===== flow/run.sh =====
#!/bin/bash
# the make line also repeats each setting of config.mk as NAME=value (left out here)
make -C /OpenROAD-flow-scripts/flow DESIGN_CONFIG=/design/flow/config.mk WORK_HOME=/design/flow/orfs CLKGATE_MAP_FILE= finish

===== flow/config.mk =====
export PLATFORM = sky130hd
export DESIGN_NAME = fft16
export DESIGN_NICKNAME = fft16
export VERILOG_FILES = /design/flow/design.v
export SDC_FILE = /design/flow/constraint.sdc
export NUM_CORES = 4
export LEC_CHECK = 0
export CAP_MARGIN = 20
export CORE_MARGIN = 2
export CORE_UTILIZATION = 68
export CTS_CLUSTER_SIZE = 97
export SLEW_MARGIN = 20

===== flow/constraint.sdc =====
create_clock -name core_clock -period 10.1 [get_ports {clk}]
set_input_delay 2.0200 -clock core_clock [delete_from_list [all_inputs] [get_ports {clk}]]
set_output_delay 2.0200 -clock core_clock [all_outputs]
set_load 0.01 [all_outputs]

===== flow/design.v =====
module mux #(parameter ADDR_WIDTH = 16) (
    output reg  [ADDR_WIDTH -1 :0] out,
    input  wire [ADDR_WIDTH -1 :0] a,
    input  wire [ADDR_WIDTH -1 :0] b,
    input  wire                    sel
);
always @(*) begin
    if (sel) begin
        out = a;
    end
    else begin
        out = b;
    end
end
endmodule
module demux #(parameter ADDR_WIDTH = 16) (
    output reg  [ADDR_WIDTH -1 :0] out1,
    output reg  [ADDR_WIDTH -1 :0] out2,
    input  wire [ADDR_WIDTH -1 :0] in,
    input  wire                    sel
);
always @(*) begin
    out1 = 'd0;
    out2 = 'd0;
    if (sel) begin
        out1 = in;
    end
    else begin
        out2 = in;
    end
end
endmodule
module RoundSaturate #(parameter    IN_WORD_LENGTH    = 9,  IN_INT_LENGTH    = 0, IN_FLOAT_LENGTH    = 8, 
                                    OUT_WORD_LENGTH   = 8, OUT_INT_LENGTH   = 0, OUT_FLOAT_LENGTH   = 7) (
    output reg  signed [OUT_WORD_LENGTH-1:0] i_round_saturated,
    output reg  signed [OUT_WORD_LENGTH-1:0] q_round_saturated,
    input  wire signed [IN_WORD_LENGTH -1:0] i_in,
    input  wire signed [IN_WORD_LENGTH -1:0] q_in
);
wire round_half_up_i;
wire round_half_up_q;
reg saturate_i;
reg saturate_q;
generate
    if (OUT_INT_LENGTH) begin
        assign round_half_up_i    = i_in[IN_FLOAT_LENGTH - OUT_FLOAT_LENGTH -1] && (~i_in[IN_FLOAT_LENGTH + OUT_INT_LENGTH -1 : IN_FLOAT_LENGTH - OUT_FLOAT_LENGTH ]);
        assign round_half_up_q    = q_in[IN_FLOAT_LENGTH - OUT_FLOAT_LENGTH -1] && (~q_in[IN_FLOAT_LENGTH + OUT_INT_LENGTH -1 : IN_FLOAT_LENGTH - OUT_FLOAT_LENGTH ]);
    end
    else begin
        assign round_half_up_i    = i_in[IN_FLOAT_LENGTH - OUT_FLOAT_LENGTH -1] && (~i_in[IN_FLOAT_LENGTH -1 : IN_FLOAT_LENGTH - OUT_FLOAT_LENGTH]); 
        assign round_half_up_q    = q_in[IN_FLOAT_LENGTH - OUT_FLOAT_LENGTH -1] && (~q_in[IN_FLOAT_LENGTH -1 : IN_FLOAT_LENGTH - OUT_FLOAT_LENGTH]);
    end
endgenerate
generate
        if (IN_INT_LENGTH>0 && OUT_INT_LENGTH >0) begin
            always @(*) begin                   
                i_round_saturated = round_half_up_i + {i_in[IN_WORD_LENGTH -1] ,    i_in[IN_FLOAT_LENGTH + OUT_INT_LENGTH -1 : IN_FLOAT_LENGTH ] ,   i_in[ IN_FLOAT_LENGTH -1 : IN_FLOAT_LENGTH - OUT_FLOAT_LENGTH ]};
                q_round_saturated = round_half_up_q + {q_in[IN_WORD_LENGTH -1] ,    q_in[IN_FLOAT_LENGTH + OUT_INT_LENGTH -1 : IN_FLOAT_LENGTH ] ,   q_in[ IN_FLOAT_LENGTH -1 : IN_FLOAT_LENGTH - OUT_FLOAT_LENGTH ]};
                if (i_in[IN_WORD_LENGTH -1]) begin
                    if (!(i_in[IN_FLOAT_LENGTH + IN_INT_LENGTH -1 : IN_FLOAT_LENGTH] == 'd0 || i_in[IN_INT_LENGTH  + IN_FLOAT_LENGTH -1 : IN_FLOAT_LENGTH + OUT_INT_LENGTH] == { ( IN_INT_LENGTH - OUT_INT_LENGTH ) {1'b1} }  )) begin
                        i_round_saturated = {i_in[IN_WORD_LENGTH -1] , { (OUT_WORD_LENGTH -1) {1'b0}} } ;
                    end
                end
                else begin
                    if (i_in[IN_INT_LENGTH  + IN_FLOAT_LENGTH -1 : IN_FLOAT_LENGTH + OUT_INT_LENGTH] ) begin
                       i_round_saturated [OUT_WORD_LENGTH -2:0] = { (OUT_WORD_LENGTH -1) {1'b1}} ;
                    end
                end
                if (q_in[IN_WORD_LENGTH -1]) begin
                    if ((!(q_in[IN_FLOAT_LENGTH + IN_INT_LENGTH -1 : IN_FLOAT_LENGTH] == 'd0 || q_in[IN_INT_LENGTH  + IN_FLOAT_LENGTH -1 : IN_FLOAT_LENGTH + OUT_INT_LENGTH] == { ( IN_INT_LENGTH - OUT_INT_LENGTH ) {1'b1} }  ))) begin
                        q_round_saturated = {q_in[IN_WORD_LENGTH -1] , { (OUT_WORD_LENGTH -1) {1'b0}} } ;
                    end
                end
                else begin
                    if (q_in[IN_INT_LENGTH + IN_FLOAT_LENGTH -1 : IN_FLOAT_LENGTH + OUT_INT_LENGTH]) begin
                       q_round_saturated [OUT_WORD_LENGTH -2:0] = { (OUT_WORD_LENGTH -1) {1'b1}};
                    end
                end 
                if (i_in == { (IN_WORD_LENGTH -1) {1'b1}}) begin
                    i_round_saturated = { (OUT_WORD_LENGTH -1) {1'b0}} ;
                end
                if (q_in == { (IN_WORD_LENGTH -1) {1'b1}}) begin
                    q_round_saturated = { (OUT_WORD_LENGTH -1) {1'b0}};
                end
            end
        end
        else if ((IN_INT_LENGTH>0) && (OUT_INT_LENGTH == 0)) begin
            always @(*) begin
                i_round_saturated = round_half_up_i + {i_in[IN_WORD_LENGTH -1] ,   i_in[ IN_FLOAT_LENGTH -1 : IN_FLOAT_LENGTH - OUT_FLOAT_LENGTH ]};
                q_round_saturated = round_half_up_q + {q_in[IN_WORD_LENGTH -1] ,   q_in[ IN_FLOAT_LENGTH -1 : IN_FLOAT_LENGTH - OUT_FLOAT_LENGTH ]};
                if (i_in[IN_WORD_LENGTH -1]) begin
                    if (!(&i_in[IN_FLOAT_LENGTH + IN_INT_LENGTH -1 : IN_FLOAT_LENGTH])) begin
                        i_round_saturated = {i_in[IN_WORD_LENGTH -1] , { (OUT_WORD_LENGTH -1) {1'b0}} };
                    end
                    if (&i_in[IN_FLOAT_LENGTH + IN_INT_LENGTH -1 : IN_FLOAT_LENGTH - OUT_FLOAT_LENGTH -1]) begin
                        i_round_saturated = { (OUT_WORD_LENGTH -1) {1'b0}};
                    end
                end
                else begin
                    if (i_in[IN_INT_LENGTH  + IN_FLOAT_LENGTH -1 : IN_FLOAT_LENGTH ]) begin
                       i_round_saturated [OUT_WORD_LENGTH -2:0] = { (OUT_WORD_LENGTH -1) {1'b1}}; 
                    end
                    if (&i_in[IN_FLOAT_LENGTH + IN_INT_LENGTH -1 : IN_FLOAT_LENGTH - OUT_FLOAT_LENGTH]) begin
                        i_round_saturated = { (OUT_WORD_LENGTH -1) {1'b1}};
                    end
                end
                if (q_in[IN_WORD_LENGTH -1]) begin
                    if (!(&q_in[IN_FLOAT_LENGTH + IN_INT_LENGTH -1 : IN_FLOAT_LENGTH])) begin
                        q_round_saturated = {q_in[IN_WORD_LENGTH -1] , { (OUT_WORD_LENGTH -1) {1'b0}} };
                    end
                    if (&q_in[IN_FLOAT_LENGTH + IN_INT_LENGTH -1 : IN_FLOAT_LENGTH - OUT_FLOAT_LENGTH -1]) begin
                        q_round_saturated = {(OUT_WORD_LENGTH -1){1'b0}};
                    end
                end
                else begin
                    if (q_in[IN_INT_LENGTH + IN_FLOAT_LENGTH -1 : IN_FLOAT_LENGTH]) begin
                       q_round_saturated [OUT_WORD_LENGTH -2:0] = { (OUT_WORD_LENGTH -1) {1'b1}};
                    end
                    if (&q_in[IN_FLOAT_LENGTH + IN_INT_LENGTH -1 : IN_FLOAT_LENGTH - OUT_FLOAT_LENGTH]) begin
                        q_round_saturated = {(OUT_WORD_LENGTH -1){1'b1}};
                    end
                end  
            end
        end
        else begin
            always @(*) begin
                i_round_saturated =   round_half_up_i +  {i_in[IN_WORD_LENGTH -1] ,i_in[ IN_FLOAT_LENGTH -1 : IN_FLOAT_LENGTH - OUT_FLOAT_LENGTH ]};
                q_round_saturated =   round_half_up_q +  {q_in[IN_WORD_LENGTH -1] ,q_in[ IN_FLOAT_LENGTH -1 : IN_FLOAT_LENGTH - OUT_FLOAT_LENGTH ]};
                if (&i_in[1+ IN_FLOAT_LENGTH -1 : IN_FLOAT_LENGTH - OUT_FLOAT_LENGTH -1]) begin
                    i_round_saturated = { (OUT_WORD_LENGTH -1) {1'b0}};
                end
                if (&q_in[1+ IN_FLOAT_LENGTH -1 : IN_FLOAT_LENGTH - OUT_FLOAT_LENGTH -1]) begin
                    q_round_saturated = { (OUT_WORD_LENGTH -1) {1'b0}};
                end
            end
        end
endgenerate
endmodule
module cmplx_mul #(parameter    IN1_WORD_LENGTH = 16, IN1_INT_LENGTH = 0, IN1_FLOAT_LENGTH = 15,         
                                IN2_WORD_LENGTH = 5,  IN2_INT_LENGTH = 0, IN2_FLOAT_LENGTH = 4,         
                                OUT_WORD_LENGTH = 12, OUT_INT_LENGTH = 0, OUT_FLOAT_LENGTH = 11 ) (     
    output wire signed [OUT_WORD_LENGTH-1:0]    out_i,
    output wire signed [OUT_WORD_LENGTH-1:0]    out_q,
    input  wire signed [IN1_WORD_LENGTH-1:0]    in1_i,
    input  wire signed [IN1_WORD_LENGTH-1:0]    in1_q,
    input  wire signed [IN2_WORD_LENGTH-1:0]    in2_i,
    input  wire signed [IN2_WORD_LENGTH-1:0]    in2_q
);
reg signed [1 + IN1_INT_LENGTH + IN2_INT_LENGTH + 2 + IN1_FLOAT_LENGTH + IN2_FLOAT_LENGTH -1:0] mul_i;
reg signed [1 + IN1_INT_LENGTH + IN2_INT_LENGTH + 2 + IN1_FLOAT_LENGTH + IN2_FLOAT_LENGTH -1:0] mul_q;
reg signed [IN2_WORD_LENGTH-1 +1 :0]    temp1;  
reg signed [IN1_WORD_LENGTH-1 +1 :0]    temp2;  
reg signed [IN1_WORD_LENGTH-1 +1 :0]    temp3;  
reg signed [1 + IN1_INT_LENGTH + IN2_INT_LENGTH + 1 + IN1_FLOAT_LENGTH + IN2_FLOAT_LENGTH -1:0]    temp11;  
reg signed [1 + IN1_INT_LENGTH + IN2_INT_LENGTH + 1 + IN1_FLOAT_LENGTH + IN2_FLOAT_LENGTH -1:0]    temp22; 
reg signed [1 + IN1_INT_LENGTH + IN2_INT_LENGTH + 1 + IN1_FLOAT_LENGTH + IN2_FLOAT_LENGTH -1:0]    temp33; 
always @(*) begin
        temp1 = in2_i + in2_q;
        temp2 = in1_i + in1_q;
        temp3 = in1_q - in1_i;
        temp11 = temp1 * in1_i;
        temp22 = temp2 * in2_q;
        temp33 = temp3 * in2_i;
        mul_i = temp11 - temp22;
        mul_q = temp11 + temp33;
end
RoundSaturate #(    .IN_WORD_LENGTH(1 + IN1_INT_LENGTH + IN2_INT_LENGTH + 2 + IN1_FLOAT_LENGTH + IN2_FLOAT_LENGTH) ,
                    .IN_INT_LENGTH(IN1_INT_LENGTH + IN2_INT_LENGTH + 2),
                    .IN_FLOAT_LENGTH(IN1_FLOAT_LENGTH + IN2_FLOAT_LENGTH),
                    .OUT_WORD_LENGTH(OUT_WORD_LENGTH), 
                    .OUT_INT_LENGTH(OUT_INT_LENGTH), 
                    .OUT_FLOAT_LENGTH(OUT_FLOAT_LENGTH) ) U0_RoundSaturate (
    .i_in(mul_i),
    .q_in(mul_q),
    .i_round_saturated(out_i),
    .q_round_saturated(out_q)
);
endmodule
module radix2 #(parameter   SAMPLE_WORD_LENGTH  = 8, SAMPLE_INT_LENGTH  = 0, SAMPLE_FLOAT_LENGTH  = 7, 
                            TWIDDLE_WORD_LENGTH = 8, TWIDDLE_INT_LENGTH = 0, TWIDDLE_FLOAT_LENGTH = 7) (
    output reg  signed [SAMPLE_WORD_LENGTH -1 :0] out1_i_reg,
    output reg  signed [SAMPLE_WORD_LENGTH -1 :0] out1_q_reg,
    output reg  signed [SAMPLE_WORD_LENGTH -1 :0] out2_i_reg,
    output reg  signed [SAMPLE_WORD_LENGTH -1 :0] out2_q_reg,
    input  wire signed [SAMPLE_WORD_LENGTH -1 :0] in1_i,
    input  wire signed [SAMPLE_WORD_LENGTH -1 :0] in1_q,
    input  wire signed [SAMPLE_WORD_LENGTH -1 :0] in2_i,
    input  wire signed [SAMPLE_WORD_LENGTH -1 :0] in2_q,
    input  wire signed [TWIDDLE_WORD_LENGTH-1 :0] twiddle1_i,
    input  wire signed [TWIDDLE_WORD_LENGTH-1 :0] twiddle1_q,
    input  wire signed [TWIDDLE_WORD_LENGTH-1 :0] twiddle2_i,
    input  wire signed [TWIDDLE_WORD_LENGTH-1 :0] twiddle2_q,
    input  wire                                   ff_en,
    input  wire                                   rst,
    input  wire                                   clk
);
reg  signed [SAMPLE_WORD_LENGTH+1 -1 :0] adder_i_out1,adder_q_out1,adder_i_out2,adder_q_out2;
wire signed [SAMPLE_WORD_LENGTH   -1 :0] out1_i,out1_q,out2_i,out2_q;
always @(posedge clk or negedge rst) begin
    if (!rst) begin
        out1_i_reg <= 'd0;
        out1_q_reg <= 'd0;
        out2_i_reg <= 'd0;
        out2_q_reg <= 'd0;
    end
    else begin
        if (ff_en) begin
            out1_i_reg <= out1_i;
            out1_q_reg <= out1_q;
            out2_i_reg <= out2_i;
            out2_q_reg <= out2_q;
        end
    end
end
always @(*) begin
    adder_i_out1  = in1_i + in2_i;
    adder_q_out1  = in1_q + in2_q;
    adder_i_out2  = in1_i - in2_i;
    adder_q_out2  = in1_q - in2_q;
end
cmplx_mul #(    .IN1_WORD_LENGTH(SAMPLE_WORD_LENGTH+1) , .IN1_INT_LENGTH(SAMPLE_INT_LENGTH+1) , .IN1_FLOAT_LENGTH(SAMPLE_FLOAT_LENGTH ) ,
                .IN2_WORD_LENGTH(TWIDDLE_WORD_LENGTH ) , .IN2_INT_LENGTH(TWIDDLE_INT_LENGTH ) , .IN2_FLOAT_LENGTH(TWIDDLE_FLOAT_LENGTH) ,
                .OUT_WORD_LENGTH(SAMPLE_WORD_LENGTH  ) , .OUT_INT_LENGTH(SAMPLE_INT_LENGTH  ) , .OUT_FLOAT_LENGTH(SAMPLE_FLOAT_LENGTH ) ) 
U1 (
    .out_i (out1_i),
    .out_q (out1_q),
    .in1_i (adder_i_out1),
    .in1_q (adder_q_out1),
    .in2_i (twiddle1_i),
    .in2_q (twiddle1_q)
);
cmplx_mul #(    .IN1_WORD_LENGTH(SAMPLE_WORD_LENGTH+1) , .IN1_INT_LENGTH(SAMPLE_INT_LENGTH+1) , .IN1_FLOAT_LENGTH(SAMPLE_FLOAT_LENGTH ) ,
                .IN2_WORD_LENGTH(TWIDDLE_WORD_LENGTH ) , .IN2_INT_LENGTH(TWIDDLE_INT_LENGTH ) , .IN2_FLOAT_LENGTH(TWIDDLE_FLOAT_LENGTH) ,
                .OUT_WORD_LENGTH(SAMPLE_WORD_LENGTH  ) , .OUT_INT_LENGTH(SAMPLE_INT_LENGTH  ) , .OUT_FLOAT_LENGTH(SAMPLE_FLOAT_LENGTH ) ) 
U2 (                    
    .out_i (out2_i),
    .out_q (out2_q),
    .in1_i (adder_i_out2),
    .in1_q (adder_q_out2),
    .in2_i (twiddle2_i),
    .in2_q (twiddle2_q)
);
endmodule
module fifo #(parameter WORD_LENGTH  = 8, FIFO_DEPTH = 8) (
    output reg  signed [WORD_LENGTH         -1 : 0] data_out,
    output wire                                     empty,
    output wire                                     full,
    output wire        [$clog2(FIFO_DEPTH)  -1 : 0] r_ptr_reg,
    output wire        [$clog2(FIFO_DEPTH)  -1 : 0] w_ptr_reg,
    input  wire signed [WORD_LENGTH         -1 : 0] data_in,
    input  wire                                     w_en,
    input  wire                                     r_en,
    input  wire                                     fft_done,
    input  wire                                     rst,
    input  wire                                     clk
);
localparam PTR_WIDTH = $clog2(FIFO_DEPTH)+1;
reg signed  [WORD_LENGTH -1 : 0] fifo [FIFO_DEPTH -1 : 0];
reg         [PTR_WIDTH   -1 : 0] w_ptr,w_ptr_temp;
reg         [PTR_WIDTH   -1 : 0] r_ptr,r_ptr_temp;
wire                             write;
wire                             read;
always @(posedge clk or negedge rst) begin
    if (!rst) begin
        data_out  <= 'd0;
        w_ptr_temp <= 'd0;
        r_ptr_temp <= 'd0;
    end
    else begin
        w_ptr_temp <= w_ptr;
        r_ptr_temp <= r_ptr;
        if (write) begin
            fifo[w_ptr_temp[PTR_WIDTH-2:0]] <= data_in;
        end
        if (read) begin
            data_out <= fifo[r_ptr_temp[PTR_WIDTH-2:0]];
        end
    end
end
always @(*) begin
    w_ptr = w_ptr_temp;
    r_ptr = r_ptr_temp;
    if (write) begin
        w_ptr = w_ptr_temp + 1'b1;
    end
    if (fft_done) begin
        r_ptr = 'd0;
    end else if (read) begin
        r_ptr = r_ptr_temp + 1'b1;
    end
end
assign full  = (w_ptr_temp[PTR_WIDTH-2:0] == r_ptr_temp[PTR_WIDTH-2:0]) &&  (w_ptr_temp[PTR_WIDTH-1] ^ r_ptr_temp[PTR_WIDTH-1]);
assign empty = (r_ptr_temp == w_ptr_temp);
assign write = w_en && !full;
assign read  = r_en && !empty;
assign w_ptr_reg = w_ptr_temp[$clog2(FIFO_DEPTH)-1 : 0];
assign r_ptr_reg = r_ptr_temp[$clog2(FIFO_DEPTH)-1 : 0];
endmodule
module twiddles #(parameter TWIDDLE_WORD_LENGTH = 8, TWIDDLE_INT_LENGTH = 0, TWIDDLE_FLOAT_LENGTH = 7) (
    output reg  signed  [TWIDDLE_WORD_LENGTH -1 : 0] twiddle_i_reg,
    output reg  signed  [TWIDDLE_WORD_LENGTH -1 : 0] twiddle_q_reg,
    input  wire         [3                   -1 : 0] address,
    input  wire         clk,
    input  wire         rst
);
reg signed [TWIDDLE_WORD_LENGTH -1 : 0] twiddle_i;
reg signed [TWIDDLE_WORD_LENGTH -1 : 0] twiddle_q;
always @(posedge clk or negedge rst) begin
    if (!rst) begin
        twiddle_i_reg <= 'd0;
        twiddle_q_reg <= 'd0;
    end
    else begin
        twiddle_i_reg <= twiddle_i;
        twiddle_q_reg <= twiddle_q;
    end
end
always @(*) begin
    case (address)
        'd0 :   begin 
                    twiddle_i = 8'b01111111; 
                    twiddle_q = 8'b00000000; 
                end
        'd1 :   begin
                    twiddle_i = 8'b01110110;  
                    twiddle_q = 8'b11001111;  
                end
        'd2 :   begin
                    twiddle_i = 8'b01011011;
                    twiddle_q = 8'b10100101;
                end 
        'd3 :   begin
                    twiddle_i = 8'b00110001;  
                    twiddle_q = 8'b10001010;  
                end
        'd4 :   begin
                    twiddle_i = 8'b00000000; 
                    twiddle_q = 8'b10000000; 
                end 
        'd5 :   begin
                    twiddle_i = 8'b11001111; 
                    twiddle_q = 8'b10001010; 
                end 
        'd6 :   begin
                    twiddle_i = 8'b10100101; 
                    twiddle_q = 8'b10100101; 
                end 
        'd7 :   begin
                    twiddle_i = 8'b10001010; 
                    twiddle_q = 8'b11001111; 
                end   
    endcase
end
endmodule
module ctrl #( parameter FIFO_DEPTH = 8) (
    output reg   [3                  -1:0]  twiddle_addr,
    output reg   [5                  -1:0]  counter_r,
    output reg                              fifo1_w_en,
    output reg                              fifo2_w_en,
    output reg                              twiddle_sel,
    output reg                              fifo1_r_en,
    output reg                              fifo2_r_en,
    output wire                             stage_num,
    output wire                             fft_done,
    output wire                             stage4,
    output wire                             idle,
    input  wire  [$clog2(FIFO_DEPTH)  -1:0] r_ptr1,
    input  wire  [$clog2(FIFO_DEPTH)  -1:0] r_ptr2,
    input  wire  [$clog2(FIFO_DEPTH)  -1:0] w_ptr1,
    input  wire  [$clog2(FIFO_DEPTH)  -1:0] w_ptr2,
    input  wire                             fft_strt,
    input  wire                             fifo1_full,
    input  wire                             fifo2_full,
    input  wire                             fifo1_empty,
    input  wire                             fifo2_empty,
    input  wire                             rst,
    input  wire                             clk
);
reg [3 -1 : 0] current_state,next_state;
reg [5 -1 : 0] counter;
reg [2 -1 : 0] stg2_counter,stg2_counter_r;
reg stage1_done, stage2_done, stage3_done, stage4_done ;
localparam  IDLE   = 3'b000,
            STAGE1 = 3'b001,
            STAGE2 = 3'b010,
            STAGE3 = 3'b011,
            STAGE4 = 3'b100;
always @(posedge clk or negedge rst) begin
    if (!rst) begin
        current_state  <= 'd0;
        counter_r      <= 'd0;
        stg2_counter_r <= 'd0;
    end
    else begin
        current_state  <= next_state;
        counter_r      <= counter;
        stg2_counter_r <= stg2_counter;
    end
end
always @(*) begin
    case (current_state)
        IDLE :      begin
                        if (fft_strt) begin
                            next_state = STAGE1;
                            counter = counter_r + 'd1;
                        end
                        else begin
                            next_state = IDLE;
                            counter    = 'd0;
                        end
                        stg2_counter   =  'd0;
                        twiddle_sel    = 1'b1;
                        twiddle_addr   =  'd0;
                        fifo1_w_en     =  'd0;
                        fifo2_w_en     =  'd0;
                        fifo1_r_en     =  'd0;
                        fifo2_r_en     =  'd0;
                        stage1_done    = 1'b0;
                        stage2_done    = 1'b0;
                        stage3_done    = 1'b0;
                        stage4_done    = 1'b0;
                    end
        STAGE1:     begin
                        stage1_done  = (w_ptr2 == 'd8);
                        stage2_done  = 1'b0;
                        stage3_done  = 1'b0;
                        stage4_done  = 1'b0;
                        twiddle_sel  = 1'b0;
                        stg2_counter =  'd0;
                        if (stage1_done) begin
                            next_state = STAGE2;
                            counter    = 'd31;
                        end
                        else begin
                            next_state = STAGE1;
                            counter    = counter_r + 1'b1;
                        end
                        if (counter_r[1:0] == 'd2) begin
                            twiddle_addr = 'd4;
                        end
                        else begin
                            twiddle_addr = 'd0;
                        end
                        fifo1_w_en  =  counter_r[1] && (w_ptr1 != 'd8);
                        fifo2_w_en  = ~counter_r[1] && (counter_r != 'd1);
                        fifo1_r_en  =  'd0;
                        fifo2_r_en  =  'd0; 
                    end
        STAGE2:     begin
                        stage1_done = 1'b0;
                        stage2_done = (r_ptr2 == 'd9) ;
                        stage3_done = 1'b0;
                        stage4_done = 1'b0;
                        if (stage2_done) begin
                            next_state = STAGE3;
                            counter    = 'd0;
                            stg2_counter = 'd0;
                        end
                        else begin
                            next_state = STAGE2;
                            counter    = counter_r + 1'b1;
                            if (stg2_counter_r < 'd3) begin  
                                stg2_counter = stg2_counter_r + 1'b1;
                            end
                            else begin
                                stg2_counter = stg2_counter_r;
                            end
                        end
                        case (counter_r[2:0])
                            'd3:  twiddle_addr = 'd0;
                            'd4:  twiddle_addr = 'd4;
                            'd5:  twiddle_addr = 'd2;
                            'd6:  twiddle_addr = 'd6; 
                            default: twiddle_addr = 'd0;
                        endcase
                        if (counter_r[2:0] > 'd5 ) begin
                            twiddle_sel  = ~counter_r[0];
                        end
                        else begin
                            twiddle_sel  = !(|counter_r[2:0]);
                        end
                        fifo1_w_en   = (counter_r[2:0] > 'd1) && (counter_r[2:0] < 'd6); 
                        fifo2_w_en   = ((counter_r[2:0] > 'd5) || (counter_r[2:0] < 'd2)) && (stg2_counter_r > 'd2);  
                        fifo1_r_en   =  counter_r[0];
                        fifo2_r_en   = ~counter_r[0];
                    end
        STAGE3:     begin
                        stage1_done  = 1'b0;
                        stage2_done  = 1'b0;
                        stage3_done  = (w_ptr2 == 'd7);
                        stage4_done  = 1'b0;
                        if (stage3_done) begin
                            next_state = STAGE4;
                            counter = 'd0;
                        end
                        else begin
                            next_state = STAGE3;
                            counter = counter_r + 'd1;
                        end
                        case (counter_r)
                            'd06:    twiddle_addr = 'd4;
                            'd07:    twiddle_addr = 'd2;
                            'd08:    twiddle_addr = 'd6;
                            'd09:    twiddle_addr = 'd1;
                            'd10:    twiddle_addr = 'd5;
                            'd11:    twiddle_addr = 'd3;
                            'd12:    twiddle_addr = 'd7;
                            default: twiddle_addr = 'd0;
                        endcase
                        stg2_counter =  'd0;
                        if (counter_r > 'd5) begin
                            twiddle_sel  = ~counter_r[0];
                        end 
                        else begin
                            twiddle_sel  = !(|counter_r);
                        end
                        fifo1_w_en   =  (counter_r < 'd8); 
                        fifo2_w_en   =  (counter_r > 'd7) && (counter_r < 'd16);
                        fifo1_r_en   =  counter_r[0];
                        fifo2_r_en   = ~counter_r[0];
                    end
        STAGE4:     begin
                        stage1_done  = 1'b0;
                        stage2_done  = 1'b0;
                        stage3_done  = 1'b0;
                        stage4_done  = (w_ptr2 == 'd0);
                        if (stage4_done) begin
                            next_state  = IDLE;
                            counter     = 'd0;
                        end
                        else begin
                            next_state  = STAGE4;
                            counter     = counter_r + 'd1;
                        end
                        twiddle_addr = 'd0;
                        twiddle_sel  = 'd0;
                        stg2_counter = 'd0;
                        fifo1_w_en   =  (counter_r < 'd8); 
                        fifo2_w_en   =  (counter_r > 'd7) && (counter_r < 'd16);
                        fifo1_r_en   =  counter_r[0];
                        fifo2_r_en   = ~counter_r[0];
                    end
        default:    begin
                        stage1_done  = 1'b0;
                        stage2_done  = 1'b0;
                        stage3_done  = 1'b0;
                        stage4_done  = 1'b0;
                        next_state   = IDLE;
                        counter      = 'd0;
                        twiddle_addr = 'd0;
                        twiddle_sel  = 'd0;
                        stg2_counter = 'd0;
                        fifo1_w_en   = 1'b0; 
                        fifo2_w_en   = 1'b0;
                        fifo1_r_en   = 1'b0;
                        fifo2_r_en   = 1'b0;
        end
    endcase
end
assign stage_num = (current_state[1] | current_state[2]);  
assign fft_done  = stage4_done;
assign stage4    = (current_state == STAGE4);
assign idle      = (current_state == IDLE);
endmodule
module fft #(parameter SAMPLE_WORD_LENGTH  = 8, SAMPLE_INT_LENGTH  = 0, SAMPLE_FLOAT_LENGTH  = 7, FIFO_DEPTH = 16) (
    output wire signed [SAMPLE_WORD_LENGTH -1 : 0]  fifo1_dout_i,
    output wire signed [SAMPLE_WORD_LENGTH -1 : 0]  fifo1_dout_q,
    output wire signed [SAMPLE_WORD_LENGTH -1 : 0]  fifo2_dout_i,
    output wire signed [SAMPLE_WORD_LENGTH -1 : 0]  fifo2_dout_q,
    input  wire signed [SAMPLE_WORD_LENGTH -1 : 0]  din_i,
    input  wire signed [SAMPLE_WORD_LENGTH -1 : 0]  din_q,
    input  wire                                     strt_pulse,
    input  wire                                     valid_in,
    input  wire                                     rst,
    input  wire                                     clk,
    output wire                                     idle,
    output wire                                     res_valid,
    output wire signed [SAMPLE_WORD_LENGTH -1 : 0]  res_i,
    output wire signed [SAMPLE_WORD_LENGTH -1 : 0]  res_q
);
localparam  TWIDDLE_WORD_LENGTH  = 8, 
            TWIDDLE_INT_LENGTH   = 0, 
            TWIDDLE_FLOAT_LENGTH = 7,
            PTR_WIDTH            = $clog2(FIFO_DEPTH);
wire in_sel;
wire signed [SAMPLE_WORD_LENGTH -1 :0] out1_i_reg;
wire signed [SAMPLE_WORD_LENGTH -1 :0] out1_q_reg;
wire signed [SAMPLE_WORD_LENGTH -1 :0] out2_i_reg;
wire signed [SAMPLE_WORD_LENGTH -1 :0] out2_q_reg;
wire signed [SAMPLE_WORD_LENGTH -1 :0] in1_i;
wire signed [SAMPLE_WORD_LENGTH -1 :0] in1_q;
wire signed [SAMPLE_WORD_LENGTH -1 :0] in2_i;
wire signed [SAMPLE_WORD_LENGTH -1 :0] in2_q;
wire signed [SAMPLE_WORD_LENGTH -1 :0] fifo1_din_i;
wire signed [SAMPLE_WORD_LENGTH -1 :0] fifo1_din_q;
wire signed [SAMPLE_WORD_LENGTH -1 :0] fifo2_din_i;
wire signed [SAMPLE_WORD_LENGTH -1 :0] fifo2_din_q;
reg  signed [SAMPLE_WORD_LENGTH -1 :0] din_i_r;
reg  signed [SAMPLE_WORD_LENGTH -1 :0] din_q_r;
wire signed [TWIDDLE_WORD_LENGTH-1 :0] twiddle1_i;
wire signed [TWIDDLE_WORD_LENGTH-1 :0] twiddle1_q;
wire signed [TWIDDLE_WORD_LENGTH-1 :0] twiddle2_i;
wire signed [TWIDDLE_WORD_LENGTH-1 :0] twiddle2_q;
wire signed [SAMPLE_WORD_LENGTH -1 :0] in_i,in_fb_i;
wire signed [SAMPLE_WORD_LENGTH -1 :0] in_q,in_fb_q;
reg valid_in_r,valid_in_r_r,valid_in_r_r_r,strt_pulse_r;
wire [5                  -1 : 0] counter;
wire [SAMPLE_WORD_LENGTH -1 : 0] temp_i, temp_q;
wire [PTR_WIDTH          -1 : 0] r_ptr1,r_ptr2,w_ptr1,w_ptr2;
mux #(.ADDR_WIDTH(SAMPLE_WORD_LENGTH)) mux_U3 (
    .out(in_fb_i),
    .a  (fifo2_dout_i),
    .b  (fifo1_dout_i),
    .sel(counter[0])
);
mux #(.ADDR_WIDTH(SAMPLE_WORD_LENGTH)) mux_U4 (
    .out(in_fb_q),
    .a  (fifo2_dout_q),
    .b  (fifo1_dout_q),
    .sel(counter[0])
);
wire stage_num;
mux #(.ADDR_WIDTH(SAMPLE_WORD_LENGTH)) mux_U5 (
    .out(in_i),
    .a  (in_fb_i),
    .b  (din_i_r),
    .sel(stage_num)
);
mux #(.ADDR_WIDTH(SAMPLE_WORD_LENGTH)) mux_U6 (
    .out(in_q),
    .a  (in_fb_q),
    .b  (din_q_r),
    .sel(stage_num)
);
demux #(.ADDR_WIDTH(SAMPLE_WORD_LENGTH)) demux_U0 (
    .out1(in2_i ),
    .out2(in1_i ),
    .in  (in_i ),
    .sel (counter[0])
);
demux #(.ADDR_WIDTH(SAMPLE_WORD_LENGTH)) demux_U1 (
    .out1(in2_q ),
    .out2(in1_q ),
    .in  (in_q  ),
    .sel (counter[0])
);
reg signed [TWIDDLE_WORD_LENGTH -1 : 0] twiddle1_i_r,twiddle1_q_r;
reg signed [SAMPLE_WORD_LENGTH  -1 : 0] in1_i_r,in1_q_r;
radix2 #(   .SAMPLE_WORD_LENGTH (SAMPLE_WORD_LENGTH), .SAMPLE_INT_LENGTH (SAMPLE_INT_LENGTH), .SAMPLE_FLOAT_LENGTH (SAMPLE_FLOAT_LENGTH),
            .TWIDDLE_WORD_LENGTH(TWIDDLE_WORD_LENGTH), .TWIDDLE_INT_LENGTH(TWIDDLE_INT_LENGTH), .TWIDDLE_FLOAT_LENGTH(TWIDDLE_FLOAT_LENGTH)) radix2_U0 (
    .out1_i_reg(out1_i_reg),
    .out1_q_reg(out1_q_reg),
    .out2_i_reg(out2_i_reg),
    .out2_q_reg(out2_q_reg),
    .in1_i     (in1_i_r),
    .in1_q     (in1_q_r),
    .in2_i     (in2_i),
    .in2_q     (in2_q),
    .twiddle1_i(twiddle1_i_r),
    .twiddle1_q(twiddle1_q_r),
    .twiddle2_i(twiddle2_i),
    .twiddle2_q(twiddle2_q),
    .ff_en     (counter[0]),
    .rst       (rst),
    .clk       (clk)
);
mux #(.ADDR_WIDTH(SAMPLE_WORD_LENGTH)) mux_U0 (
    .out(temp_i),
    .a  (out2_i_reg),
    .b  (out1_i_reg),
    .sel(counter[0])
);
mux #(.ADDR_WIDTH(SAMPLE_WORD_LENGTH)) mux_U1 (
    .out(temp_q),
    .a  (out2_q_reg ),
    .b  (out1_q_reg ),
    .sel(counter[0])
);
wire [SAMPLE_WORD_LENGTH*2 -1 : 0] fifo1_dout,fifo2_dout;
wire fifo1_full,fifo2_full,fifo1_w_en,fifo2_w_en,fifo1_r_en,fifo2_r_en,fifo1_empty,fifo2_empty;
demux #(.ADDR_WIDTH(SAMPLE_WORD_LENGTH)) demux_U2 (
    .out1(fifo1_din_i),
    .out2(fifo2_din_i),
    .in  (temp_i ),
    .sel (fifo1_w_en)
);
demux #(.ADDR_WIDTH(SAMPLE_WORD_LENGTH)) demux_U3 (
    .out1(fifo1_din_q),
    .out2(fifo2_din_q),
    .in  (temp_q ),
    .sel (fifo1_w_en)
);
wire fft_done;
fifo #(.WORD_LENGTH(2 * SAMPLE_WORD_LENGTH), .FIFO_DEPTH(FIFO_DEPTH)) fifo_U0 (
    .data_out  (fifo1_dout),
    .empty     (fifo1_empty),
    .full      (fifo1_full),
    .r_ptr_reg (r_ptr1),
    .w_ptr_reg (w_ptr1),
    .data_in   ({fifo1_din_i,fifo1_din_q}),
    .w_en      (fifo1_w_en && valid_in_r_r_r),
    .r_en      (fifo1_r_en),
    .fft_done  (fft_done),
    .rst       (rst),
    .clk       (clk)
); 
fifo #(.WORD_LENGTH(2 * SAMPLE_WORD_LENGTH), .FIFO_DEPTH(FIFO_DEPTH)) fifo_U1 (
    .data_out  (fifo2_dout),
    .empty     (fifo2_empty),
    .full      (fifo2_full),
    .r_ptr_reg (r_ptr2),
    .w_ptr_reg (w_ptr2),
    .data_in   ({fifo2_din_i,fifo2_din_q}),
    .w_en      (fifo2_w_en && valid_in_r_r_r),
    .r_en      (fifo2_r_en),
    .fft_done  (fft_done),
    .rst       (rst),
    .clk       (clk)
);
wire [TWIDDLE_WORD_LENGTH -1 : 0] twiddle_i_reg,twiddle_q_reg;
wire [3                   -1 : 0] address;
twiddles #(.TWIDDLE_WORD_LENGTH(TWIDDLE_WORD_LENGTH), .TWIDDLE_INT_LENGTH(TWIDDLE_INT_LENGTH), .TWIDDLE_FLOAT_LENGTH(TWIDDLE_FLOAT_LENGTH) ) twiddles_U0 (
    .twiddle_i_reg (twiddle_i_reg),
    .twiddle_q_reg (twiddle_q_reg),
    .address       (address),
    .clk           (clk),
    .rst           (rst)
);
wire            twiddle_sel;
wire            stage4;
ctrl #(.FIFO_DEPTH (FIFO_DEPTH)) ctrl_U0 (
    .twiddle_addr  (address),
    .counter_r     (counter),
    .fifo1_w_en    (fifo1_w_en),
    .fifo2_w_en    (fifo2_w_en),
    .r_ptr1        (r_ptr1),
    .r_ptr2        (r_ptr2),
    .w_ptr1        (w_ptr1),
    .w_ptr2        (w_ptr2),
    .twiddle_sel   (twiddle_sel),
    .fifo1_r_en    (fifo1_r_en),
    .fifo2_r_en    (fifo2_r_en),
    .stage_num     (stage_num),
    .stage4        (stage4),
    .idle          (idle),
    .fft_done      (fft_done),
    .fft_strt   (strt_pulse_r),
    .fifo1_full    (fifo1_full),
    .fifo2_full    (fifo2_full),
    .fifo1_empty   (fifo1_empty),
    .fifo2_empty   (fifo2_empty),
    .rst           (rst),
    .clk           (clk)
);
demux #(.ADDR_WIDTH(TWIDDLE_WORD_LENGTH)) demux_U4 (
    .out1(twiddle1_i ),
    .out2(twiddle2_i ),
    .in  (twiddle_i_reg),
    .sel (twiddle_sel)
);
demux #(.ADDR_WIDTH(TWIDDLE_WORD_LENGTH)) demux_U5 (
    .out1(twiddle1_q ),
    .out2(twiddle2_q ),
    .in  (twiddle_q_reg),
    .sel (twiddle_sel)
);
always @(posedge clk or negedge rst) begin
    if (!rst) begin
        twiddle1_i_r    <= 'd0;
        twiddle1_q_r    <= 'd0;
        in1_i_r         <= 'd0;
        in1_q_r         <= 'd0;
        din_i_r         <= 'd0;
        din_q_r         <= 'd0;
        valid_in_r      <= 'd0;
        valid_in_r_r    <= 'd0;
        valid_in_r_r_r  <= 'd0;
        strt_pulse_r    <= 'd0;
    end
    else begin
        if (twiddle_sel) begin
            twiddle1_i_r <= twiddle1_i;
            twiddle1_q_r <= twiddle1_q;
        end
        in1_i_r        <= in1_i;
        in1_q_r        <= in1_q;
        din_i_r        <= din_i;
        din_q_r        <= din_q;
        valid_in_r     <= valid_in;
        valid_in_r_r   <= valid_in_r;
        valid_in_r_r_r <= valid_in_r_r;
        strt_pulse_r   <= strt_pulse;
    end
end
assign fifo1_dout_i = $signed(fifo1_dout[2*SAMPLE_WORD_LENGTH -1 : SAMPLE_WORD_LENGTH]);
assign fifo1_dout_q = $signed(fifo1_dout[  SAMPLE_WORD_LENGTH -1 : 0                 ]);
assign fifo2_dout_i = $signed(fifo2_dout[2*SAMPLE_WORD_LENGTH -1 : SAMPLE_WORD_LENGTH]);
assign fifo2_dout_q = $signed(fifo2_dout[  SAMPLE_WORD_LENGTH -1 : 0                 ]);
assign res_valid = stage4 && valid_in_r_r_r && ((fifo1_w_en && !fifo1_full) || (fifo2_w_en && !fifo2_full));
assign res_i     = temp_i;
assign res_q     = temp_q;
endmodule
module fft16 (
    input  wire              clk,
    input  wire              rst_n,
    input  wire              start,
    input  wire signed [8:0] din_i,
    input  wire signed [8:0] din_q,
    output wire              ready,
    output wire              dout_valid,
    output wire signed [8:0] dout_i,
    output wire signed [8:0] dout_q
);
wire signed [8:0] fifo1_dout_i, fifo1_dout_q, fifo2_dout_i, fifo2_dout_q;
fft #(.SAMPLE_WORD_LENGTH(9), .SAMPLE_INT_LENGTH(0), .SAMPLE_FLOAT_LENGTH(8), .FIFO_DEPTH(16)) u_fft (
    .fifo1_dout_i (fifo1_dout_i),
    .fifo1_dout_q (fifo1_dout_q),
    .fifo2_dout_i (fifo2_dout_i),
    .fifo2_dout_q (fifo2_dout_q),
    .din_i        (din_i),
    .din_q        (din_q),
    .strt_pulse   (start),
    .valid_in     (1'b1),
    .rst          (rst_n),
    .clk          (clk),
    .idle         (ready),
    .res_valid    (dout_valid),
    .res_i        (dout_i),
    .res_q        (dout_q)
);
endmodule

==> results.json, run 1 <==
{
  "status": "finished clean",
  "cp.required_ns": 10.67,
  "warning_count": 89,
  "max_clock_freq_mhz": 101,
  "grt_util_all_layers_pct": 38.1,
  "min_to": "u_fft.valid_in_r_r_r",
  "grt_pass1_vias": 39706,
  "slowest_stage": "fa_1",
  "crit_fanout": 7,
  "area_delta_synth_final_pct": 16.5,
  "synth_area_mm2": 0.0529,
  "worst_pin_slew_ns": 1.29,
  "drv_slew": 0,
  "io_pins": 41,
  "cts_tree": "yes",
  "final_util_pct": 79.8,
  "fa_ha_area_share_pct": 24.9,
  "fp.dieW_um": 283,
  "maxCapViolations": 0,
  "synth_top_cell_by_count": "inv_1",
  "fp_util_pct": 68.5,
  "crit_type": "register to register",
  "drt_first_pass_iters": 8,
  "clk_path_buf_depth": 3,
  "antenna_found_initial": 7,
  "coreArea_mm2": 0.0772,
  "ys_sh_mux_pct": 0.771,
  "routabilityCongestion": 1.02,
  "numCtsBuffers": 74,
  "nNetsFinal": 6090,
  "routed_wl_mm": 153,
  "grt_max_degree": 72,
  "async_reset_ff_share_pct": 22.6,
  "cts-root-buf": "clkbuf_16",
  "worst-r2r-cell-count": 44,
  "setup_viol": 0,
  "wl_per_cell_um": 24.0,
  "cts.sinks": 744,
  "topCellsByArea": "edfxtp_1 (33%), fa_1 (16%), ha_1 (9.3%), dfrtp_1 (7.9%), inv_1 (4.7%)",
  "timing.rr.start": "u_fft.ctrl_U0.current_state[2]",
  "grt-ovfl-total": 0,
  "reg2reg_to": "u_fft.radix2_U0.out1_q_reg[7]",
  "holdPathStages": 0,
  "yosysUniqueCellTypes": 107,
  "routed-via-count": 39614,
  "relSlewSlack_pct": 14.1,
  "crit_arrival_ns": 10.43,
  "place_inst": 6185,
  "postSynthSeqShare_pct": 40.6,
  "io_buffers": 40,
  "clkTransAtPathRegs_ns": 0.07,
  "postSynthCellCount": 4821,
  "die_h_um": 283,
  "synthAoiAreaFrac_pct": 11.5,
  "period_needed_ns": 9.86,
  "avgSynthCellArea_um2": 11.0,
  "ff_type": "edfxtp_1",
  "max_stage_delay_ns": 0.53,
  "final.fill_count": 4797,
  "fin_skew_ns": 0.0379,
  "top_cells_by_count": "inv_1 (659), edfxtp_1 (576), fa_1 (410), ha_1 (394), nand2_1 (374)",
  "r2r_slack_ns": 0.24,
  "fin_ws_ns": 0.241,
  "vias_per_cell": 6.22,
  "yosysWarningCount": 11,
  "synth-xor-area-share_pct": 4.91,
  "row_count": 102,
  "yosysTopAreaCell": "edfxtp_1",
  "edf_count": 576,
  "synth_top_area_share_pct": 32.7,
  "ys.flops": 744,
  "hold_violations": 0,
  "htreeDepth": 3,
  "hpwl_mm": 110,
  "ys_cells": 4821,
  "drc": 0,
  "crit_end": "u_fft.radix2_U0.out1_q_reg[7]",
  "cp_num_cells": 44,
  "hp-start": "u_fft.valid_in_r_r",
  "dpl_worst_slack_ns": -0.305,
  "synth.logic.top_family": "adder cells",
  "hold_path_class": "register to register",
  "cp_top_family": "adder cells",
  "crit_path_start_kind": "register",
  "dieArea_mm2": 0.0800,
  "crit_path_end_kind": "register",
  "cp-startpoint": "u_fft.ctrl_U0.current_state[2]",
  "synth_nets": 5646,
  "yosys_area_mm2": 0.0529,
  "cp_num_buf_inv": 7,
  "first_iter_violations": 4640,
  "hold_buffers": 0,
  "final_cells": 6368,
  "fin_crit_sh_pct": 97.6,
  "simple_gate_area_share_pct": 11.4,
  "clock_latency_ns": 0.66,
  "ant_nets": 0,
  "grt_pass1_wl_mm": 231
}
[cell type report]
cell class / count / area [µm²] / area share, %
diodes: 4 / 10.0 / 0.0162
clock buffers: 93 / 1950 / 3.17
clock inverters: 42 / 551 / 0.894
inverters: 660 / 2480 / 4.03
multi-input cells: 3265 / 29700 / 48.3
flip-flops and latches: 744 / 21500 / 34.9
well taps: 1040 / 1300 / 2.11
repair buffers: 520 / 4070 / 6.60
[per-stage QoR]
step | TNS, ns | instance area (µm²) | hold WS, ns
after CTS | 0 | 60200 | 0.349
after detailed placement | -1.65 | 57600 | 0.335
after floorplan | 0 | 53100 | 0.331
after global routing | -1.10 | 61600 | 0.354
after global placement | -0.0660 | 57600 | 0.333
final | 0 | 61600 | 0.349
[per-layer routing]
layer  vias to the layer above  part of all wire [%]  track usage, %
met5                         -                 0.019               0
met1                     19462                    38            52.2
met4                         4                   4.6            16.1
met2                      2291                    46            59.0
li1                      17449                     -               -
met3                       408                    12            8.90
[what timing repair did]
action	4_1_cts	5_1_grt
pin swaps	2	101
gates resized	15	232
setup buffers	0	42
cloned	0	2
endpoints found under the setup margin	14	34
==> run 2: changes to the inputs <==
ABC_AREA = 1   (was unset)
CELL_PAD_IN_SITES_DETAIL_PLACEMENT = 2   (was unset)
CORE_UTILIZATION = 40   (was 68)
CTS_CLUSTER_SIZE = unset   (was 97)
GPL_ROUTABILITY_DRIVEN = 1   (was unset)
GPL_TIMING_DRIVEN = 0   (was unset)
HOLD_SLACK_MARGIN = 0.02   (was unset)
MAX_ROUTING_LAYER = met4   (was unset)
MIN_ROUTING_LAYER = met2   (was unset)
PLACE_DENSITY_LB_ADDON = 0.28   (was unset)
SETUP_SLACK_MARGIN = -0.55   (was unset)
clock period = 13.9 ns   (was 10.1 ns; I/O delays follow)
==> run 2 against run 1 <==
Compared with the run above:
- the layout now fails its checks (capacitance limit, setup timing)
- flip-flop count unchanged
- die area up 74%
- clock-buffer cell count grew 16
- critical path depth rose by 12
- via count is 57% higher
- non-clock buffer count fell by 328
- utilization down 35 points
- highest routed layer is now met4
==> results.json, run 2 <==
{
  "ff_type": "edfxtp_1",
  "timing.rr.start": "u_fft.ctrl_U0.current_state[2]",
  "reg2reg_to": "u_fft.radix2_U0.out1_q_reg[6]",
  "cts-root-buf": "clkbuf_16",
  "drt_first_pass_iters": 12,
  "cp-startpoint": "u_fft.ctrl_U0.current_state[2]",
  "grt_pass1_vias": 73714,
  "antenna_found_initial": 1,
  "crit_fanout": 19,
  "grt_max_degree": 93,
  "ys_cells": 5897,
  "slowest_stage": "o21ai_0",
  "so.violations": "capacitance limit, setup timing",
  "crit_path_end_kind": "register",
  "ys.flops": 744,
  "ant_nets": 0,
  "synth-xor-area-share_pct": 3.21,
  "cts_setup_buffers": 0,
  "routabilityCongestion": 1.01,
  "fa_ha_area_share_pct": 24.1,
  "synth_top_area_share_pct": 31.7,
  "hp-start": "u_fft.valid_in_r_r",
  "clock_latency_ns": 0.72,
  "cts_tree": "yes",
  "yosysUniqueCellTypes": 70,
  "die_h_um": 373,
  "maxCapViolations": 1,
  "top_cells_by_count": "nand2_1 (1,381), inv_1 (1,039), edfxtp_1 (576), nor2_1 (455), fa_1 (410)",
  "fin_ws_ns": -0.201,
  "wl_per_cell_um": 29.5,
  "io_pins": 41,
  "async_reset_ff_share_pct": 22.6,
  "edf_count": 576,
  "topCellsByArea": "edfxtp_1 (32%), fa_1 (15%), nand2_1 (9.5%), ha_1 (9.0%), dfrtp_1 (7.7%)",
  "crit_type": "register to register",
  "numCtsBuffers": 84,
  "hold_path_class": "register to register",
  "routed_wl_mm": 235,
  "period_needed_ns": 14.10,
  "warning_count": 88,
  "yosysTopAreaCell": "edfxtp_1",
  "avgSynthCellArea_um2": 9.26,
  "synth_top_cell_by_count": "nand2_1",
  "synth_nets": 6722,
  "io_buffers": 40,
  "min_to": "u_fft.valid_in_r_r_r",
  "hpwl_mm": 175,
  "hold_buffers": 0,
  "clkTransAtPathRegs_ns": 0.07,
  "yosys_area_mm2": 0.0546,
  "drv_slew": 0,
  "grt_util_all_layers_pct": 52.6,
  "grt-ovfl-total": 0,
  "grt_pass1_wl_mm": 347,
  "cp_top_family": "adder cells",
  "crit_path_start_kind": "register",
  "postSynthCellCount": 5897,
  "r2r_slack_ns": -0.20,
  "holdPathStages": 0,
  "cts.sinks": 744,
  "coreArea_mm2": 0.135,
  "worst-r2r-cell-count": 56,
  "nNetsFinal": 6891,
  "dieArea_mm2": 0.139,
  "synth.logic.top_family": "adder cells",
  "cts_resized": 0,
  "simple_gate_area_share_pct": 17.8,
  "worst_pin_slew_ns": 1.47,
  "synthAoiAreaFrac_pct": 7.44,
  "crit_arrival_ns": 14.70,
  "relSlewSlack_pct": 0.749,
  "vias_per_cell": 7.82,
  "htreeDepth": 3,
  "status": "failed layout checks",
  "cp.required_ns": 14.50,
  "fp.dieW_um": 373,
  "yosysWarningCount": 11,
  "max_stage_delay_ns": 1.21,
  "fin_crit_sh_pct": 101,
  "ys_sh_mux_pct": 0.0183,
  "crit_end": "u_fft.radix2_U0.out1_q_reg[6]",
  "max_clock_freq_mhz": 70.9,
  "cp_num_buf_inv": 12,
  "clk_path_buf_depth": 3,
  "timing.setup.tns_ns": -0.810,
  "area_delta_synth_final_pct": 11.6,
  "drc": 0,
  "cp_common_cell": "nand2_1",
  "first_iter_violations": 15113,
  "routed-via-count": 62172,
  "setup_viol": 7,
  "fp_util_pct": 40.3,
  "postSynthSeqShare_pct": 39.4,
  "row_count": 135,
  "synth_area_mm2": 0.0546,
  "hold_violations": 0,
  "fin_skew_ns": 0.0296,
  "cp_num_cells": 56
}
run 2: layout make-up:
cell class | count | area (µm²)
Fill cell | 14649 | 74600
Multi-Input combinational cell | 3984 | 29100
Sequential cell | 744 | 21500
Inverter | 1060 | 3980
Clock buffer | 109 | 2270
Tap cell | 1781 | 2230
Timing Repair Buffer | 88 | 1040
Buffer | 104 | 428
Clock inverter | 43 | 317
Antenna cell | 41 | 103
run 2: metal layers:
| metal | vias to the layer above | track usage [%] | share of wire (%) |
|---|---|---|---|
| li1 | 19314 | - | - |
| met1 | 20368 | - | 0 |
| met2 | 19269 | 60.8 | 48 |
| met3 | 3221 | 62.2 | 39 |
| met4 | 0 | 18.9 | 14 |
| met5 | - | - | 0 |
run 2: per-stage QoR:
stage | std cells | instance area (µm²) | util [%] | worst slack [ns] | hold WS [ns]
finish | 7954 | 60900 | 45.0 | -0.201 | 0.353
global placement | 7718 | 57200 | 42.3 | 0.360 | 0.335
floorplan | 5897 | 54600 | - | 4.01 | 0.331
CTS | 7911 | 60700 | 44.8 | -0.167 | 0.351
global route | 7917 | 60800 | 44.9 | -0.540 | 0.352
detailed placement | 7759 | 58100 | 42.9 | 0.279 | 0.342
==> run 3: changes to the inputs <==
CELL_PAD_IN_SITES_DETAIL_PLACEMENT = 1   (was 2)
CORE_MARGIN = 3   (was 2)
CORE_UTILIZATION = 29   (was 40)
GPL_ROUTABILITY_DRIVEN = unset   (was 1)
GPL_TIMING_DRIVEN = unset   (was 0)
HOLD_SLACK_MARGIN = unset   (was 0.02)
MAX_ROUTING_LAYER = unset   (was met4)
MIN_ROUTING_LAYER = unset   (was met2)
PLACE_DENSITY_LB_ADDON = 0.3   (was 0.28)
SETUP_SLACK_MARGIN = 3.68   (was -0.55)
clock period = 13.5 ns   (was 13.9 ns; I/O delays follow)
==> run 3 against run 2 <==
Compared with the run above:
- the run now finishes clean
- clock skew up 0.0097 ns
- synthesized area unchanged
- first-iteration DRC count down 80%
- critical path depth unchanged
- via count down 29%
- setup slack better by 3.6 ns
- cell count up 12%
- global-route usage down 34 points
- critical endpoint is now u_fft.radix2_U0.out2_q_reg[3]
==> results.json, run 3 <==
{
  "status": "finished clean",
  "grt_util_all_layers_pct": 19.1,
  "synth_top_area_share_pct": 31.7,
  "synthAoiAreaFrac_pct": 7.44,
  "warning_count": 88,
  "clkTransAtPathRegs_ns": 0.06,
  "io_pins": 41,
  "avgSynthCellArea_um2": 9.26,
  "ys.flops": 744,
  "synth_top_cell_by_count": "nand2_1",
  "grt-ovfl-total": 0,
  "numCtsBuffers": 78,
  "drt_first_pass_iters": 5,
  "yosysWarningCount": 11,
  "holdPathStages": 0,
  "hpwl_mm": 139,
  "wl_per_cell_um": 22.0,
  "vias_per_cell": 4.96,
  "coreArea_mm2": 0.186,
  "crit_end": "u_fft.radix2_U0.out2_q_reg[3]",
  "yosysTopAreaCell": "edfxtp_1",
  "io_buffers": 40,
  "slowest_stage": "fa_2",
  "edf_count": 576,
  "synth_nets": 6722,
  "antenna_found_initial": 9,
  "fin_crit_sh_pct": 74.7,
  "drv_slew": 0,
  "ff_type": "edfxtp_1",
  "cp_num_cells": 56,
  "crit_arrival_ns": 10.64,
  "topCellsByArea": "edfxtp_1 (32%), fa_1 (15%), nand2_1 (9.5%), ha_1 (9.0%), dfrtp_1 (7.7%)",
  "dieArea_mm2": 0.194,
  "crit_path_start_kind": "register",
  "worst_hold_slack_ns": 0.347,
  "nNetsFinal": 7147,
  "final.fill_count": 21224,
  "postSynthSeqShare_pct": 39.4,
  "routabilityCongestion": 0.941,
  "yosys_area_mm2": 0.0546,
  "crit_fanout": 8,
  "grt_pass1_vias": 45751,
  "yosysUniqueCellTypes": 70,
  "cp_num_buf_inv": 11,
  "simple_gate_area_share_pct": 17.8,
  "timing.setup.tns_ns": 0,
  "ys_sh_mux_pct": 0.0183,
  "crit_path_end_kind": "register",
  "row_count": 158,
  "rsz0062_at_grt": "true",
  "area_delta_synth_final_pct": 23.9,
  "async_reset_ff_share_pct": 22.6,
  "grt_max_degree": 62,
  "routed-via-count": 43984,
  "postSynthCellCount": 5897,
  "ant_nets": 0,
  "worst-r2r-cell-count": 56,
  "clock_latency_ns": 0.66,
  "max_clock_freq_mhz": 99.2,
  "period_needed_ns": 10.08,
  "routed_wl_mm": 196,
  "worst_pin_slew_ns": 1.22,
  "setup_viol": 0,
  "hp-start": "u_fft.valid_in_r",
  "comb_area_mm2": 0.0326,
  "seq_area_mm2": 0.0215,
  "top_cells_by_count": "nand2_1 (1,381), inv_1 (1,039), edfxtp_1 (576), nor2_1 (455), fa_1 (410)",
  "synth_area_mm2": 0.0546,
  "fp_util_pct": 29.3,
  "hold_buffers": 0,
  "timing.rr.start": "u_fft.ctrl_U0.current_state[1]",
  "crit_type": "register to register",
  "htreeDepth": 3,
  "synth-xor-area-share_pct": 3.21,
  "hold_path_class": "register to register",
  "grt_pass1_wl_mm": 282,
  "min_to": "u_fft.valid_in_r_r",
  "clk_path_buf_depth": 3,
  "final_cells": 8876,
  "ys_cells": 5897,
  "reg2reg_to": "u_fft.radix2_U0.out2_q_reg[3]",
  "cp_top_family": "adder cells",
  "cts.sinks": 744,
  "first_iter_violations": 3063,
  "fp.dieW_um": 440,
  "drc": 0,
  "cp-startpoint": "u_fft.ctrl_U0.current_state[1]",
  "r2r_slack_ns": 3.42,
  "die_h_um": 440,
  "cp_common_cell": "nand2_1",
  "cts-root-buf": "clkbuf_16",
  "place_inst": 8398,
  "cts_tree": "yes",
  "cp.required_ns": 14.06,
  "fa_ha_area_share_pct": 24.1,
  "synth.logic.top_family": "adder cells",
  "max_stage_delay_ns": 0.68,
  "maxCapViolations": 0,
  "relSlewSlack_pct": 16.4,
  "hold_violations": 0,
  "fin_skew_ns": 0.0393
}
[run 3: final cells by class]
| type | instances | area share [%] |
|---|---|---|
| Multi-Input combinational cell | 3985 | 48.1 |
| Clock buffer | 102 | 3.08 |
| Inverter | 1060 | 6.08 |
| Tap cell | 2480 | 4.59 |
| Clock inverter | 43 | 0.704 |
| Antenna cell | 9 | 0.0333 |
| Timing Repair Buffer | 452 | 5.61 |
| Sequential cell | 744 | 31.8 |
| Timing Repair inverter | 1 | 0.00924 |
[run 3: what timing repair did]
item | CTS | global route
resized | 398 | 538
pin swaps | 109 | 325
setup endpoints to repair | 36 | 36
gates cloned | 3 | 1
setup buffers | 148 | 172
[run 3: layer usage]
| layer | global-route usage [%] | wire, µm |
|---|---|---|
| met1 | 25.0 | 81900 |
| met2 | 33.0 | 96500 |
| met3 | 2.13 | 10000 |
| met4 | 5.91 | 7090 |
| met5 | 0 | 0 |
[run 3: through the flow]
| step | utilization [%] | setup slack (ns) | instance area [µm²] |
|---|---|---|---|
| 3_3_place_gp | 31.4 | 1.64 | 58500 |
| 5_1_grt | 36.3 | 3.00 | 67700 |
| 6_report | 36.3 | 3.42 | 67700 |
| 4_1_cts | 34.4 | 3.68 | 64100 |
| 3_5_place_dp | 31.4 | 1.19 | 58500 |
| 2_1_floorplan | - | 3.72 | 54600 |
==> run 4: changes to the inputs <==
ABC_AREA = unset   (was 1)
CELL_PAD_IN_SITES_DETAIL_PLACEMENT = unset   (was 1)
CORE_MARGIN = 2   (was 3)
CORE_UTILIZATION = 66   (was 29)
PLACE_DENSITY_LB_ADDON = unset   (was 0.3)
SETUP_SLACK_MARGIN = unset   (was 3.68)
clock period = 8.48 ns   (was 13.5 ns; I/O delays follow)
==> run 4 against run 3 <==
Compared with the run above:
- setup slack worse by 4.8 ns
- worst hold slack worse by 0.0073 ns
- register-to-register slack worse by 4.8 ns
- wire length is 16% lower
- critical path depth is 7 lower
- via count is 4.6% lower
- die area is 57% lower
- clock skew is 0.0054 ns higher
- the layout now fails its checks (setup timing)
- clock-buffer cell count is 7 lower
- synthesized cell count is 18% lower
- first-iteration DRC count is 55% higher
==> results.json, run 4 <==
{
  "status": "failed layout checks",
  "so.violations": "setup timing",
  "cp.required_ns": 9.03,
  "worst-r2r-cell-count": 49,
  "yosysUniqueCellTypes": 107,
  "crit_path_end_kind": "register",
  "fp_util_pct": 66.9,
  "fin_skew_ns": 0.0448,
  "grt_pass1_wl_mm": 242,
  "crit_fanout": 5,
  "synth.logic.top_family": "adder cells",
  "first_iter_violations": 4755,
  "nNetsFinal": 6550,
  "drc": 0,
  "synth_top_cell_by_count": "inv_1",
  "crit_type": "register to register",
  "async_reset_ff_share_pct": 22.6,
  "crit_arrival_ns": 10.43,
  "htreeDepth": 3,
  "timing.rr.start": "u_fft.ctrl_U0.current_state[1]",
  "edf_count": 576,
  "cp_num_cells": 49,
  "ant_nets": 0,
  "period_needed_ns": 9.89,
  "hold_path_class": "register to register",
  "reg2reg_to": "u_fft.radix2_U0.out2_q_reg[5]",
  "cp_common_cell": "nor2_1",
  "ys.flops": 744,
  "drt_first_pass_iters": 8,
  "final.fill_count": 4270,
  "crit_path_start_kind": "register",
  "hp-start": "u_fft.valid_in_r",
  "routed-via-count": 41968,
  "routabilityCongestion": 0.977,
  "synth_top_area_share_pct": 32.7,
  "min_to": "u_fft.valid_in_r_r",
  "grt_max_degree": 81,
  "max_stage_delay_ns": 0.52,
  "setup_viol": 36,
  "hpwl_mm": 113,
  "maxCapViolations": 0,
  "cp-startpoint": "u_fft.ctrl_U0.current_state[1]",
  "numCtsBuffers": 75,
  "rsz0062_at_grt": "true",
  "dieArea_mm2": 0.0824,
  "coreArea_mm2": 0.0791,
  "yosysWarningCount": 11,
  "fin_ws_ns": -1.41,
  "fin_crit_sh_pct": 117,
  "topCellsByArea": "edfxtp_1 (33%), fa_1 (16%), ha_1 (9.3%), dfrtp_1 (7.9%), inv_1 (4.7%)",
  "max_clock_freq_mhz": 101,
  "yosysTopAreaCell": "edfxtp_1",
  "io_pins": 41,
  "die_h_um": 287,
  "synth_area_mm2": 0.0529,
  "hold_buffers": 0,
  "cts_tree": "yes",
  "fa_ha_area_share_pct": 24.9,
  "grt_util_all_layers_pct": 39.0,
  "avgSynthCellArea_um2": 11.0,
  "final_util_pct": 84.4,
  "ys_cells": 4821,
  "clock_latency_ns": 0.65,
  "fp.dieW_um": 287,
  "postSynthCellCount": 4821,
  "vias_per_cell": 6.14,
  "synth-xor-area-share_pct": 4.91,
  "io_buffers": 40,
  "cp_top_family": "adder cells",
  "hold_violations": 0,
  "warning_count": 92,
  "cts.sinks": 744,
  "wl_per_cell_um": 24.0,
  "yosys_area_mm2": 0.0529,
  "clkTransAtPathRegs_ns": 0.06,
  "clk_path_buf_depth": 3,
  "ff_type": "edfxtp_1",
  "crit_end": "u_fft.radix2_U0.out2_q_reg[5]",
  "top_cells_by_count": "inv_1 (659), edfxtp_1 (576), fa_1 (410), ha_1 (394), nand2_1 (374)",
  "grt-ovfl-total": 0,
  "ys_sh_mux_pct": 0.771,
  "area_delta_synth_final_pct": 26.3,
  "cp_num_buf_inv": 7,
  "worst_pin_slew_ns": 1.25,
  "routed_wl_mm": 164,
  "r2r_slack_ns": -1.41,
  "synthAoiAreaFrac_pct": 11.5,
  "grt_pass1_vias": 42213,
  "row_count": 103,
  "postSynthSeqShare_pct": 40.6,
  "slowest_stage": "fa_1",
  "synth_nets": 5646,
  "simple_gate_area_share_pct": 11.4,
  "holdPathStages": 0,
  "relSlewSlack_pct": 16.4,
  "cts-root-buf": "clkbuf_16",
  "antenna_found_initial": 4,
  "drv_slew": 0
}
## run 4: repair_timing
item | 4_1_cts | 5_1_grt
setup endpoints to repair | 36 | 36
setup buffers | 41 | 63
gates cloned | 1 | 1
hold endpoints to repair | 0 | 0
pin swaps | 74 | 189
resized | 168 | 291
## run 4: cell type report
class	count	area, µm²	share of cell area, %
Timing Repair Buffer	980	7660	11.5
Inverter	660	2510	3.75
Multi-Input combinational cell	3264	31400	47.0
Tap cell	1050	1310	1.97
Clock inverter	43	457	0.684
Antenna cell	4	10.0	0.0150
Sequential cell	744	21500	32.2
Clock buffer	95	1970	2.95
## run 4: routing by layer
| metal | GRT usage, % | routed length, µm | up-vias |
|---|---|---|---|
| met5 | 0 | 34 | - |
| met4 | 17.9 | 8360 | 6 |
| met3 | 9.20 | 18300 | 445 |
| met2 | 61.5 | 76500 | 2465 |
| met1 | 51.8 | 61100 | 20692 |
| li1 | - | - | 18360 |
## run 4: metrics by stage
step / instances / cell area [µm²] / setup WS (ns) / TNS, ns / hold slack, ns
6_report: 6840 / 66800 / -1.41 / -37.34 / 0.340
5_1_grt: 6836 / 66800 / -1.72 / -49.55 / 0.348
4_1_cts: 6778 / 64900 / -1.18 / -30.60 / 0.341
3_5_place_dp: 6598 / 61300 / -1.61 / -44.61 / 0.343
3_3_place_gp: 6598 / 61300 / -1.41 / -38.92 / 0.333
2_1_floorplan: 4821 / 53700 / -1.14 / -27.16 / 0.331
